// TNS_dec_33
module TNS_dec_33(
    input wire clk,
    input wire rst_n,
    input wire [32:0] codein,
    output reg [30 - 1 : 0] dataout
    );
    wire [30 - 1 : 0] dataout_wire;
    assign dataout_wire = (codein[32]*847425747) + (codein[31]*564950498) + (codein[30]*282475249) + 
                    (codein[29]*121060821) + (codein[28]*80707214) + (codein[27]*40353607) + 
                    (codein[26]*17294403) + (codein[25]*11529602) + (codein[24]*5764801) + 
                    (codein[23]*2470629) + (codein[22]*1647086) + (codein[21]*823543) + 
                    (codein[20]*352947) + (codein[19]*235298) + (codein[18]*117649) + (codein[17]*50421) + (codein[16]*33614) + 
                    (codein[15]*16807) + (codein[14]*7203) + (codein[13]*4802) + (codein[12]*2401) + (codein[11]*1029) +
                    (codein[10]*686) + (codein[9]*343) + (codein[8]*147) + (codein[7]*98) + (codein[6]*49) +
                    (codein[5]*21) + (codein[4]*14) + (codein[3]*7) + (codein[2]*3) + (codein[1]*2) +
                    (codein[0]*1);
    always @(posedge clk or negedge rst_n) begin
        if (~rst_n) begin
            dataout <= 0;
        end
        else begin
            dataout <= dataout_wire;
        end
    end
endmodule
export LEC_CHECK = 0
export ABC_AREA = 1
export CAP_MARGIN = 20
export CORE_MARGIN = 2
export CORE_UTILIZATION = 68
export CTS_CLUSTER_DIAMETER = 223
export CTS_CLUSTER_SIZE = 97
export PLACE_DENSITY = 0.42
export SETUP_SLACK_MARGIN = -0.56
export SLEW_MARGIN = 20
create_clock -name core_clock -period 6.28 [get_ports {clk}]
run.sh (not shown) runs the stock make flow with config.mk's settings and CLKGATE_MAP_FILE=.
The starting point ran to the end with violations: negative setup slack.
Then changed:
- CORE_UTILIZATION: 68 -> 66
- CTS_CLUSTER_DIAMETER: 223 -> default
- CTS_CLUSTER_SIZE: 97 -> default
- PLACE_DENSITY: 0.42 -> default
- SETUP_SLACK_MARGIN: -0.56 -> default
- clock period: 6.28 -> 15.5 ns (I/O delays scaled with it)
Effect: This time the run passed the timing, DRC and antenna checks; sequential share of layout area rises by 0.72 points; worst hold slack is better by 1.8 ns; via count drops by about 10%; design area fell by about 11%.
Then changed:
- CORE_UTILIZATION: 66 -> 52
- clock period: 15.5 -> 6.28 ns (I/O delays scaled with it)
=> This time the run finished with negative setup slack left; via count is higher by 8.0%; global-route usage decreases by 3.7 points; die area went up by 26%; core utilization shrinks by 2.8 points; synthesized cell count stays the same; hold slack loses 1.8 ns; non-clock buffer count came out higher by 173; cell count rose by 18%; wire length goes up by 15%; count of clock-buffer cells in the layout climbs by 1; synthesized area stays the same.
Then changed:
- CORE_UTILIZATION: 52 -> 68
- CTS_CLUSTER_DIAMETER: default -> 223
- CTS_CLUSTER_SIZE: default -> 97
- SETUP_SLACK_MARGIN: default -> 1.51
- TNS_END_PERCENT: default -> 5
- The changed run completed and failed the layout checks on negative setup slack
- worst setup slack loses 0.28 ns
- synthesized area stays the same
- critical path depth fell by 1
- wire length grows by roughly a tenth
- via count increases by a little under a tenth
- clock-buffer cell count does not change
- final area fell by a few percent
- first-iteration DRC count went up by well over a third
- worst hold slack gets worse by 0.0078 ns
- non-clock buffer count came out lower by 13


Starting RTL as in the previous note.
## TNS_dec_33
module TNS_dec_33(
    input wire clk,
    input wire rst_n,
    input wire [32:0] codein,
    output reg [30 - 1 : 0] dataout
    );
==> flow/config.mk <==
export PLATFORM = sky130hd
export DESIGN_NAME = TNS_dec_33
export DESIGN_NICKNAME = TNS_dec_33
export VERILOG_FILES = /design/flow/design.v
export SDC_FILE = /design/flow/constraint.sdc
export NUM_CORES = 4
export LEC_CHECK = 0
export CAP_MARGIN = 15
export CELL_PAD_IN_SITES_DETAIL_PLACEMENT = 2
export CELL_PAD_IN_SITES_GLOBAL_PLACEMENT = 2
export CORE_ASPECT_RATIO = 0.78
export CORE_MARGIN = 2
export CORE_UTILIZATION = 32
export CTS_CLUSTER_SIZE = 18
export GPL_ROUTABILITY_DRIVEN = 0
export MAX_ROUTING_LAYER = met4
export PLACE_DENSITY_LB_ADDON = 0.12
export SETUP_SLACK_MARGIN = -0.1
export SLEW_MARGIN = 20
==> flow/constraint.sdc <==
create_clock -name core_clock -period 12.0 [get_ports {clk}]
set_input_delay 2.4000 -clock core_clock [delete_from_list [all_inputs] [get_ports {clk}]]
set_output_delay 2.4000 -clock core_clock [all_outputs]
set_load 0.01 [all_outputs]
The baseline passed the timing, DRC and antenna checks.
Next try:
ABC_AREA = 0   (was not set)
CAP_MARGIN = 20   (was 15)
CELL_PAD_IN_SITES_DETAIL_PLACEMENT = not set   (was 2)
CELL_PAD_IN_SITES_GLOBAL_PLACEMENT = not set   (was 2)
CORE_ASPECT_RATIO = 0.5   (was 0.78)
CORE_MARGIN = 6   (was 2)
CORE_UTILIZATION = 61   (was 32)
CTS_CLUSTER_SIZE = 10   (was 18)
GPL_ROUTABILITY_DRIVEN = not set   (was 0)
MAX_ROUTING_LAYER = not set   (was met4)
PLACE_DENSITY_LB_ADDON = not set   (was 0.12)
SETUP_SLACK_MARGIN = not set   (was -0.1)
TNS_END_PERCENT = 10   (was not set)
The changed run finished with timing, DRC and antenna clean.
Routed wire length is lower by 17%.
Cell area is lower by 2.4%.
Next try:
ABC_AREA = not set   (was 0)
CELL_PAD_IN_SITES_GLOBAL_PLACEMENT = 3   (was not set)
CORE_ASPECT_RATIO = not set   (was 0.5)
CORE_MARGIN = 2   (was 6)
CORE_UTILIZATION = 40   (was 61)
CTS_CLUSTER_DIAMETER = 396   (was not set)
CTS_CLUSTER_SIZE = 43   (was 10)
SLEW_MARGIN = 0   (was 20)
TNS_END_PERCENT = 5   (was 10)
The new run finished with timing, DRC and antenna clean. Sequential share of layout area decreases by 0.12 points. Via count increases by 1.7%. Wire length increases by 12%.
Next try:
ABC_AREA = 0   (was not set)
CELL_PAD_IN_SITES_GLOBAL_PLACEMENT = not set   (was 3)
CORE_UTILIZATION = 24   (was 40)
CTS_CLUSTER_DIAMETER = not set   (was 396)
CTS_CLUSTER_SIZE = 10   (was 43)
PLACE_DENSITY = 0.9   (was not set)
SLEW_MARGIN = 20   (was 0)
TNS_END_PERCENT = 10   (was 5)
The changed run passed the timing, DRC and antenna checks.
Setup slack got worse by 0.019 ns.
Non-clock buffer count went down by 2.
Core utilization goes down by 18 points.
Cell area came out higher by a few percent.
Die size increases by well over a third.
Final cell count came out higher by about a fifth.
